## TM_ALU
module TM_ALU (
    input  wire        clk,
    input  wire        reset,
    input  wire [7:0]  AvgTxLen,
    input  wire [7:0]  InstExed,
    input  wire [7:0]  CurTxLen,
    output wire [7:0]  AvgTxLen_new,
    output wire [7:0]  InstExed_new
);
Settings: LEC_CHECK=0, ABC_AREA=1, CAP_MARGIN=20, CORE_MARGIN=5, CORE_UTILIZATION=66, CTS_CLUSTER_SIZE=100, HOLD_SLACK_MARGIN=0.06, SETUP_SLACK_MARGIN=-2.0, SLEW_MARGIN=20; clock period 30.0 ns.
run.sh (not shown) runs the stock make flow with config.mk's settings and CLKGATE_MAP_FILE=.
Rerun with:
CAP_MARGIN = 5   (was 20)
CORE_MARGIN = 2   (was 5)
CORE_UTILIZATION = 40   (was 66)
CTS_CLUSTER_DIAMETER = 346   (was unset)
CTS_CLUSTER_SIZE = 49   (was 100)
HOLD_SLACK_MARGIN = -0.09   (was 0.06)
PLACE_DENSITY_LB_ADDON = 0.01   (was unset)
SETUP_SLACK_MARGIN = unset   (was -2.0)
TNS_END_PERCENT = 35   (was unset)
=> Die area goes up by 48%. Cell area goes up by 4.6%. Non-clock buffer count goes up by 33. Synthesized area does not change. Via count goes down by 2.0%. Clock skew stays flat. Core utilization goes down by 27 points. Global-route usage goes down by 7.2 points.
Rerun with:
CAP_MARGIN = 20   (was 5)
CORE_UTILIZATION = 72   (was 40)
CTS_CLUSTER_DIAMETER = unset   (was 346)
CTS_CLUSTER_SIZE = unset   (was 49)
HOLD_SLACK_MARGIN = unset   (was -0.09)
PLACE_DENSITY_LB_ADDON = unset   (was 0.01)
TNS_END_PERCENT = unset   (was 35)
clock period = 43.8 ns   (was 30.0 ns; I/O delays follow)
=>
- The changed run went through all stages and came out clean
- count of clock-buffer cells in the layout came out lower by 4
- final area came out lower by 5.0%
- critical path depth drops by 5
- die size fell by 44%
Rerun with:
ABC_AREA = unset   (was 1)
CORE_UTILIZATION = 58   (was 72)
clock period = 16.2 ns   (was 43.8 ns; I/O delays follow)
Effect: Now the flow ended with an error in global routing (5_1_grt) (GRT-0232). Synthesized cell count falls by 21%. Die size rises by 20%. Area after synthesis falls by 2.7%.
Rerun with:
ABC_AREA = 1   (was unset)
CORE_UTILIZATION = 70   (was 58)
clock period = 14.3 ns   (was 16.2 ns; I/O delays follow)
Outcome:
- With this change the flow stopped in clock tree synthesis (4_1_cts)
- die area decreases by 14%
- synthesized area increases by 2.8%
- synthesized cell count increases by 26%
Rerun with:
CORE_UTILIZATION = 68   (was 70)
CTS_CLUSTER_DIAMETER = 263   (was unset)
CTS_CLUSTER_SIZE = 74   (was unset)
TNS_END_PERCENT = 5   (was unset)
clock period = 21.3 ns   (was 14.3 ns; I/O delays follow)
=> The new run stopped in global routing (5_1_grt) on GRT-0232. Area after synthesis is unchanged. Die size rose by 2.8%. Synthesized cell count does not change.

== build 30 ==
TM_ALU again, from the RTL that the note above started with.
// TM_ALU
module TM_ALU (
    input  wire        clk,
    input  wire        reset,
    input  wire [7:0]  AvgTxLen,
    input  wire [7:0]  InstExed,
    input  wire [7:0]  CurTxLen,
    output wire [7:0]  AvgTxLen_new,
    output wire [7:0]  InstExed_new
);
clock: 14.3 ns
lec_check: 0
abc_area: 1
cap_margin: 20
core_margin: 2
core_utilization: 72
cts_cluster_size: 75
setup_slack_margin: 3.74
slew_margin: 20
FAIL build 30 @ 4_1_cts: tool exited with error
The following lists how build 65 was set up differently from build 30:
- CORE_UTILIZATION now 58, was 72
- CTS_CLUSTER_SIZE no longer set, was 75
- SETUP_SLACK_MARGIN no longer set, was 3.74
- the clock period (ns, I/O delays scaled along) now 24.7, was 14.3
[summary]
No stage failed in build 65, and the final checks on the layout all came back clean. Cell area after placement: build 65 < build 30. Height of the die for build 65 is higher than for build 30. Changes observed in build 65 relative to build 30: effective utilization at floorplan went down by 15 points, placed wire-length estimate fell by 9200 um, die span in x now sits higher, compound-gate portion of the synthesized area saw little to no change, final weighted congestion in routability-driven placement increased by about 7% relative to the old numbers. Build 65 vs. build 30: standard-cell row count up 12%, area enclosed by the die boundary up 23%, basic-gate share of the synthesized area counting and, or, nand and nor cells flat.
--- input diff build 65..build 88 ---
- an added SETUP_SLACK_MARGIN of -1.24
- a deleted ABC_AREA that had been 1
- an added CTS_CLUSTER_DIAMETER of 354
- a change of CORE_UTILIZATION from 58 to 65
- a change of the clock period (ns, I/O delays scaled along) from 24.7 to 16.3
For build 88, the flow was terminated by a tool error in 4_1_cts and produced no final design.
Number of standard-cell rows in the floorplan in build 88 is 3 lower than in build 65
Die boundary width sits lower in build 88 than in build 65.
The fraction of the yosys area taken by sequential cells number comes out higher for build 88 vs build 65.
| area fraction in xor and xnor cells | build 88 vs build 65 | 0.46 points lower |
Build 88 vs build 65, synthesized area divided by synthesized cell count went up by about 23%.
Count of cell types in the netlist (lower): build 65
Number of nets produced by synthesis on build 88 is down relative to build 65.
Inputs modified between build 88 and build 73:
- CTS_CLUSTER_SIZE newly set to 22
- HOLD_SLACK_MARGIN newly set to 0.29
- MAX_ROUTING_LAYER newly set to met4
- CORE_UTILIZATION changed from 65 to 72
Findings:
Build 73 failed in 4_1_cts with DPL-0038.
Sort build 88 and build 73 by number of placed instances with taps included desc -> top: build 88
The die of build 73 is smaller than the one used in build 88.
There was hardly any difference in post-placement cell area between build 88 and build 73.
For half-perimeter wire length of the detailed placement result, dividing the value from build 88 by the value from build 73 gives 0.79.
The final reports for build 73 and build 88 show site row count lower in the former.

Starting RTL as in the previous note.
Settings: LEC_CHECK=0, CAP_MARGIN=35, CELL_PAD_IN_SITES_DETAIL_PLACEMENT=2, CORE_ASPECT_RATIO=0.6, CORE_MARGIN=6, CORE_UTILIZATION=40, CTS_CLUSTER_DIAMETER=98, HOLD_SLACK_MARGIN=-0.07, PLACE_DENSITY_LB_ADDON=0.06, SETUP_SLACK_MARGIN=-2.0, SLEW_MARGIN=15; clock period 40.7 ns.
The first run completed with no timing, DRC or antenna violations.
==> next run, changes <==
==> flow/config.mk (replaced) <==
export PLATFORM = sky130hd
export DESIGN_NAME = TM_ALU
export DESIGN_NICKNAME = TM_ALU
export VERILOG_FILES = /design/flow/design.v
export SDC_FILE = /design/flow/constraint.sdc
export NUM_CORES = 4
export LEC_CHECK = 0
export CAP_MARGIN = 20
export CORE_MARGIN = 2
export CORE_UTILIZATION = 50
export SETUP_SLACK_MARGIN = 4.39
export SLEW_MARGIN = 20
==> flow/constraint.sdc (replaced) <==
create_clock -name core_clock -period 16.2 [get_ports {clk}]
set_input_delay 3.2400 -clock core_clock [delete_from_list [all_inputs] [get_ports {clk}]]
set_output_delay 3.2400 -clock core_clock [all_outputs]
set_load 0.01 [all_outputs]
With this change the flow reached the layout checks and failed them: setup timing.
Final area goes up by about 40%.
Count of clock-buffer cells in the layout goes down by 4.
Critical path depth does not change.
Fmax goes up by about 33%.
Hold slack got worse by 14 ps.
Non-clock buffer count goes up by 425.
Die area goes down by 27%.
Utilization goes up by 33 points.
==> next run, changes <==
--- a/flow/config.mk
+++ b/flow/config.mk
@@ -9,4 +9,4 @@
 export CORE_MARGIN = 2
-export CORE_UTILIZATION = 50
-export SETUP_SLACK_MARGIN = 4.39
+export CORE_UTILIZATION = 66
+export SETUP_SLACK_MARGIN = -1.87
 export SLEW_MARGIN = 20
==> flow/constraint.sdc (replaced) <==
create_clock -name core_clock -period 24.3 [get_ports {clk}]
set_input_delay 4.8600 -clock core_clock [delete_from_list [all_inputs] [get_ports {clk}]]
set_output_delay 4.8600 -clock core_clock [all_outputs]
set_load 0.01 [all_outputs]
Outcome:
- The new run never finished: it broke off in global routing
- die size fell by about 24%
- area after synthesis stays the same
- synthesized cell count is unchanged
==> next run, changes <==
--- a/flow/config.mk
+++ b/flow/config.mk
@@ -9,4 +9,3 @@
 export CORE_MARGIN = 2
-export CORE_UTILIZATION = 66
-export SETUP_SLACK_MARGIN = -1.87
+export CORE_UTILIZATION = 40
 export SLEW_MARGIN = 20
==> flow/constraint.sdc (replaced) <==
create_clock -name core_clock -period 29.0 [get_ports {clk}]
set_input_delay 5.8000 -clock core_clock [delete_from_list [all_inputs] [get_ports {clk}]]
set_output_delay 5.8000 -clock core_clock [all_outputs]
set_load 0.01 [all_outputs]
Outcome: The changed run completed with no timing, DRC or antenna violations. Synthesized area is unchanged. Synthesized cell count stays the same. Die size goes up by 63%.
==> next run, changes <==
--- a/flow/config.mk
+++ b/flow/config.mk
@@ -9,3 +9,3 @@
 export CORE_MARGIN = 2
-export CORE_UTILIZATION = 40
+export CORE_UTILIZATION = 17
 export SLEW_MARGIN = 20
- The new run produced a clean layout
- sequential share of layout area fell by 0.85 points
- sequential cell count does not change
- wire length came out higher by about 6%
- fmax is lower by 1.5%
- setup slack gets worse by 410 ps

## the reference run
Starting RTL as in the previous note.
## TM_ALU
module TM_ALU (
    input  wire        clk,
    input  wire        reset,
    input  wire [7:0]  AvgTxLen,
    input  wire [7:0]  InstExed,
    input  wire [7:0]  CurTxLen,
    output wire [7:0]  AvgTxLen_new,
    output wire [7:0]  InstExed_new
);
    reg [15:0] mac_result;  
    reg [7:0]  inc_result;
    reg [15:0] mac_reg;     
    reg [7:0]  inc_reg;      
    reg [7:0]  AvgTxLen_reg;  
    always @(posedge clk) begin
        if (reset) begin
            mac_reg      <= 0;
            inc_reg      <= 0;
            AvgTxLen_reg <= 0;
        end else begin
            mac_result     <= AvgTxLen * InstExed;
            mac_reg      <= mac_result + CurTxLen;
            inc_result     <= InstExed + 1;
            inc_reg      <= inc_result;
            AvgTxLen_reg <= AvgTxLen;  
        end
    end
    reg [7:0] AvgTxLen_new_reg;
    always @(posedge clk) begin
        if (reset) begin
            AvgTxLen_new_reg <= 0;
        end else begin
            if (inc_reg == 0) begin  
                AvgTxLen_new_reg <= 0;
            end else begin
  ...
Settings: LEC_CHECK=0, ABC_AREA=1, CAP_MARGIN=20, CORE_MARGIN=2, CORE_UTILIZATION=72, CTS_CLUSTER_DIAMETER=365, CTS_CLUSTER_SIZE=10, SLEW_MARGIN=20, TNS_END_PERCENT=10; clock period 18.4 ns.
The reference run never completed; the flow aborted with a tool error in 4_1_cts.
> inputs changed (the reference run -> the trial run)
# the reference run
export LEC_CHECK = 0
export ABC_AREA = 1
export CAP_MARGIN = 20
export CORE_MARGIN = 2
export CORE_UTILIZATION = 72
export CTS_CLUSTER_DIAMETER = 365
export CTS_CLUSTER_SIZE = 10
export SLEW_MARGIN = 20
export TNS_END_PERCENT = 10
create_clock -name core_clock -period 18.4 [get_ports {clk}]
# the trial run
export LEC_CHECK = 0
export CAP_MARGIN = 20
export CORE_MARGIN = 2
export CORE_UTILIZATION = 40
export SLEW_MARGIN = 20
create_clock -name core_clock -period 30.0 [get_ports {clk}]
==> comparison <==
- Having completed the whole flow, the trial run delivered a layout that passed the timing, design-rule and antenna checks.
- The log for the reference run ends in 4_1_cts with error DPL-0038, so the run never completed.
- For the post-synthesis cell count from yosys, the trial run came in 21% lower than the reference run did.
- In the trial run, the multiplexer share of the synthesized area came out 4.6 points above the value in the reference run.
- Going from the reference run to the trial run, synthesized-area fraction occupied by adder cells grows by 0.82 points.
- Die outline area: the trial run vs the reference run up about 70%
- In the trial run relative to the reference run, final weighted congestion in routability-driven placement had gone up by a few percent.
